==> 09-20 <==
==> flow/design.v <==
module TM_ALU (
    input  wire        clk,
    input  wire        reset,
    input  wire [7:0]  AvgTxLen,
    input  wire [7:0]  InstExed,
    input  wire [7:0]  CurTxLen,
    output wire [7:0]  AvgTxLen_new,
    output wire [7:0]  InstExed_new
);
    reg [15:0] mac_result;  
    reg [7:0]  inc_result;
    reg [15:0] mac_reg;     
    reg [7:0]  inc_reg;      
    reg [7:0]  AvgTxLen_reg;  
    always @(posedge clk) begin
        if (reset) begin
            mac_reg      <= 0;
            inc_reg      <= 0;
            AvgTxLen_reg <= 0;
        end else begin
            mac_result     <= AvgTxLen * InstExed;
            mac_reg      <= mac_result + CurTxLen;
            inc_result     <= InstExed + 1;
            inc_reg      <= inc_result;
            AvgTxLen_reg <= AvgTxLen;  
        end
    end
    reg [7:0] AvgTxLen_new_reg;
    always @(posedge clk) begin
        if (reset) begin
            AvgTxLen_new_reg <= 0;
        end else begin
            if (inc_reg == 0) begin  
                AvgTxLen_new_reg <= 0;
            end else begin
                AvgTxLen_new_reg <= mac_reg / inc_reg;
            end
        end
    end
    assign AvgTxLen_new  = AvgTxLen_new_reg;
    assign InstExed_new = (reset) ? 8'b0 : AvgTxLen_reg;  
endmodule
==> flow/run.sh <==
#!/bin/bash
# the make line also repeats each setting of config.mk as NAME=value (left out here)
make -C /OpenROAD-flow-scripts/flow DESIGN_CONFIG=/design/flow/config.mk WORK_HOME=/design/flow/orfs CLKGATE_MAP_FILE= finish
==> flow/config.mk <==
export PLATFORM = sky130hd
export DESIGN_NAME = TM_ALU
export DESIGN_NICKNAME = TM_ALU
export VERILOG_FILES = /design/flow/design.v
export SDC_FILE = /design/flow/constraint.sdc
export NUM_CORES = 4
export LEC_CHECK = 0
export CAP_MARGIN = 20
export CORE_MARGIN = 2
export CORE_UTILIZATION = 71
export CTS_CLUSTER_DIAMETER = 37
export CTS_CLUSTER_SIZE = 22
export HOLD_SLACK_MARGIN = 0.29
export SETUP_SLACK_MARGIN = 4.06
export SLEW_MARGIN = 20
==> flow/constraint.sdc <==
create_clock -name core_clock -period 16.3 [get_ports {clk}]
set_input_delay 3.2600 -clock core_clock [delete_from_list [all_inputs] [get_ports {clk}]]
set_output_delay 3.2600 -clock core_clock [all_outputs]
set_load 0.01 [all_outputs]
==> inputs of 07-23, as changes to 09-20 <==
==> flow/config.mk (replaced) <==
export PLATFORM = sky130hd
export DESIGN_NAME = TM_ALU
export DESIGN_NICKNAME = TM_ALU
export VERILOG_FILES = /design/flow/design.v
export SDC_FILE = /design/flow/constraint.sdc
export NUM_CORES = 4
export LEC_CHECK = 0
export CAP_MARGIN = 20
export CORE_MARGIN = 2
export CORE_UTILIZATION = 40
export SLEW_MARGIN = 20
==> flow/constraint.sdc (replaced) <==
create_clock -name core_clock -period 29.0 [get_ports {clk}]
set_input_delay 5.8000 -clock core_clock [delete_from_list [all_inputs] [get_ports {clk}]]
set_output_delay 5.8000 -clock core_clock [all_outputs]
set_load 0.01 [all_outputs]
==> inputs of 03-21, as changes to 09-20 <==
==> flow/config.mk (replaced) <==
export PLATFORM = sky130hd
export DESIGN_NAME = TM_ALU
export DESIGN_NICKNAME = TM_ALU
export VERILOG_FILES = /design/flow/design.v
export SDC_FILE = /design/flow/constraint.sdc
export NUM_CORES = 4
export LEC_CHECK = 0
export CAP_MARGIN = 20
export CORE_MARGIN = 2
export CORE_UTILIZATION = 50
export SETUP_SLACK_MARGIN = 4.39
export SLEW_MARGIN = 20
==> flow/constraint.sdc (replaced) <==
create_clock -name core_clock -period 16.2 [get_ports {clk}]
set_input_delay 3.2400 -clock core_clock [delete_from_list [all_inputs] [get_ports {clk}]]
set_output_delay 3.2400 -clock core_clock [all_outputs]
set_load 0.01 [all_outputs]
==> inputs of 04-14, as changes to 09-20 <==
==> flow/config.mk (replaced) <==
export PLATFORM = sky130hd
export DESIGN_NAME = TM_ALU
export DESIGN_NICKNAME = TM_ALU
export VERILOG_FILES = /design/flow/design.v
export SDC_FILE = /design/flow/constraint.sdc
export NUM_CORES = 4
export LEC_CHECK = 0
export CAP_MARGIN = 20
export CORE_MARGIN = 2
export CORE_UTILIZATION = 58
export SLEW_MARGIN = 20
==> flow/constraint.sdc (replaced) <==
create_clock -name core_clock -period 16.2 [get_ports {clk}]
set_input_delay 3.2400 -clock core_clock [delete_from_list [all_inputs] [get_ports {clk}]]
set_output_delay 3.2400 -clock core_clock [all_outputs]
set_load 0.01 [all_outputs]
==> notes <==
In 07-23 the hold slack is lower than in 03-21, by 0.0028 ns. Setup slack: 03-21 is lower than 07-23 (12 ns). In 03-21 the cell count is higher than in 07-23, by 18%. In synthesized cell count, 09-20 and 03-21 do not differ. Core utilization: 03-21 is higher than 07-23 (29 points). Maximum frequency: 07-23 is lower than 03-21 (2.3%). 09-20 failed in 3_5_place_dp. 03-21 produced a layout that fails on setup timing. 04-14 did not get past 5_1_grt on GRT-0232. 07-23 ran to the end with no violations. Register-to-register slack: 03-21 is worse than 07-23 (12 ns). Against 03-21, the sequential share of layout area of 07-23 is higher by 2.6 points.

========
==> inputs of job 1011 <==
Starts from the design.v that is shown in full above.
Settings: LEC_CHECK=0, CAP_MARGIN=20, CORE_MARGIN=2, CORE_UTILIZATION=66, SETUP_SLACK_MARGIN=-1.87, SLEW_MARGIN=20; clock period 24.3 ns.
run.sh (not shown) runs the stock make flow with config.mk's settings and CLKGATE_MAP_FILE=.
==> inputs of job 5064, as changes to job 1011 <==
Settings changed: ABC_AREA from default to 1, CORE_MARGIN 2 to 5, CORE_UTILIZATION 66 to 68, HOLD_SLACK_MARGIN from default to 0.06, PLACE_DENSITY from default to 0.42, SETUP_SLACK_MARGIN -1.87 to -2.0.
==> flow/constraint.sdc (replaced) <==
create_clock -name core_clock -period 30.0 [get_ports {clk}]
set_input_delay 6.0000 -clock core_clock [delete_from_list [all_inputs] [get_ports {clk}]]
set_output_delay 6.0000 -clock core_clock [all_outputs]
set_load 0.01 [all_outputs]
==> inputs of job 2544, as changes to job 1011 <==
Settings changed: ABC_AREA from default to 1, CORE_UTILIZATION 66 to 72, CTS_CLUSTER_DIAMETER from default to 191, PLACE_DENSITY from default to 0.65, SETUP_SLACK_MARGIN -1.87 to -2.0.
==> flow/constraint.sdc (replaced) <==
create_clock -name core_clock -period 23.6 [get_ports {clk}]
set_input_delay 4.7200 -clock core_clock [delete_from_list [all_inputs] [get_ports {clk}]]
set_output_delay 4.7200 -clock core_clock [all_outputs]
set_load 0.01 [all_outputs]
==> comparison <==
Job 1011 died in global routing. Job 5064 went through all stages and came out clean. Job 2544 aborted during clock tree synthesis.
In job 1011 the synthesized cell count is smaller than in job 5064, by 21%.
Area after synthesis: job 1011 is smaller than job 5064 (2.7%).
Against job 5064, the die area of job 2544 is lower by 14%.
==> figures <==
item                                                                   job 1011                job 2544                    job 5064
Outcome                                                  stopped before the end  stopped before the end              finished clean
Last stage reached                                               global routing    clock tree synthesis                           -
Worst-case clock buffer depth                                                 2                       -                           2
Floorplan die area                                                    15700 µm²               14800 µm²                   17200 µm²
Seq/Total Area, Yosys                                                     15.7%                   15.3%                       15.3%
Yosys Instances                                                            1161                    1467                        1467
Routability congestion estimate                                           0.987                   0.884                       0.824
Clock H-tree levels                                                           3                       -                           3
Clk Tree Root Cell                                   sky130_fd_sc_hd__clkbuf_16                       -  sky130_fd_sc_hd__clkbuf_16
Post-synthesis xor/xnor area fraction                                     5.61%                   6.07%                       6.07%
Core region area                                                      14400 µm²               13300 µm²                   14400 µm²
Initial Utilization                                                       67.1%                   74.6%                       69.0%
Dpl cell area                                                         12600 µm²               12300 µm²                   10400 µm²
Number of buffers created by CTS                                              9                       -                           9
Top cell area share                                                       18.9%                   18.4%                       18.4%
Synthesized area                                                       9680 µm²                9950 µm²                    9950 µm²
Synthesized area per cell                                              8.34 µm²                6.78 µm²                    6.78 µm²
Count of clock tree sinks                                                    64                       -                          64
Post-cts hold-fix buffer tally                                                0                       -                           0
Area share of and/or/nand/nor cells after synthesis                       21.0%                   28.8%                       28.8%
Synth Net Count                                                            1370                    1676                        1676
Final HPWL from detailed placement                                     23000 µm                24700 µm                    16600 µm
Chip Area, Yosys                                                       9680 µm²                9950 µm²                    9950 µm²
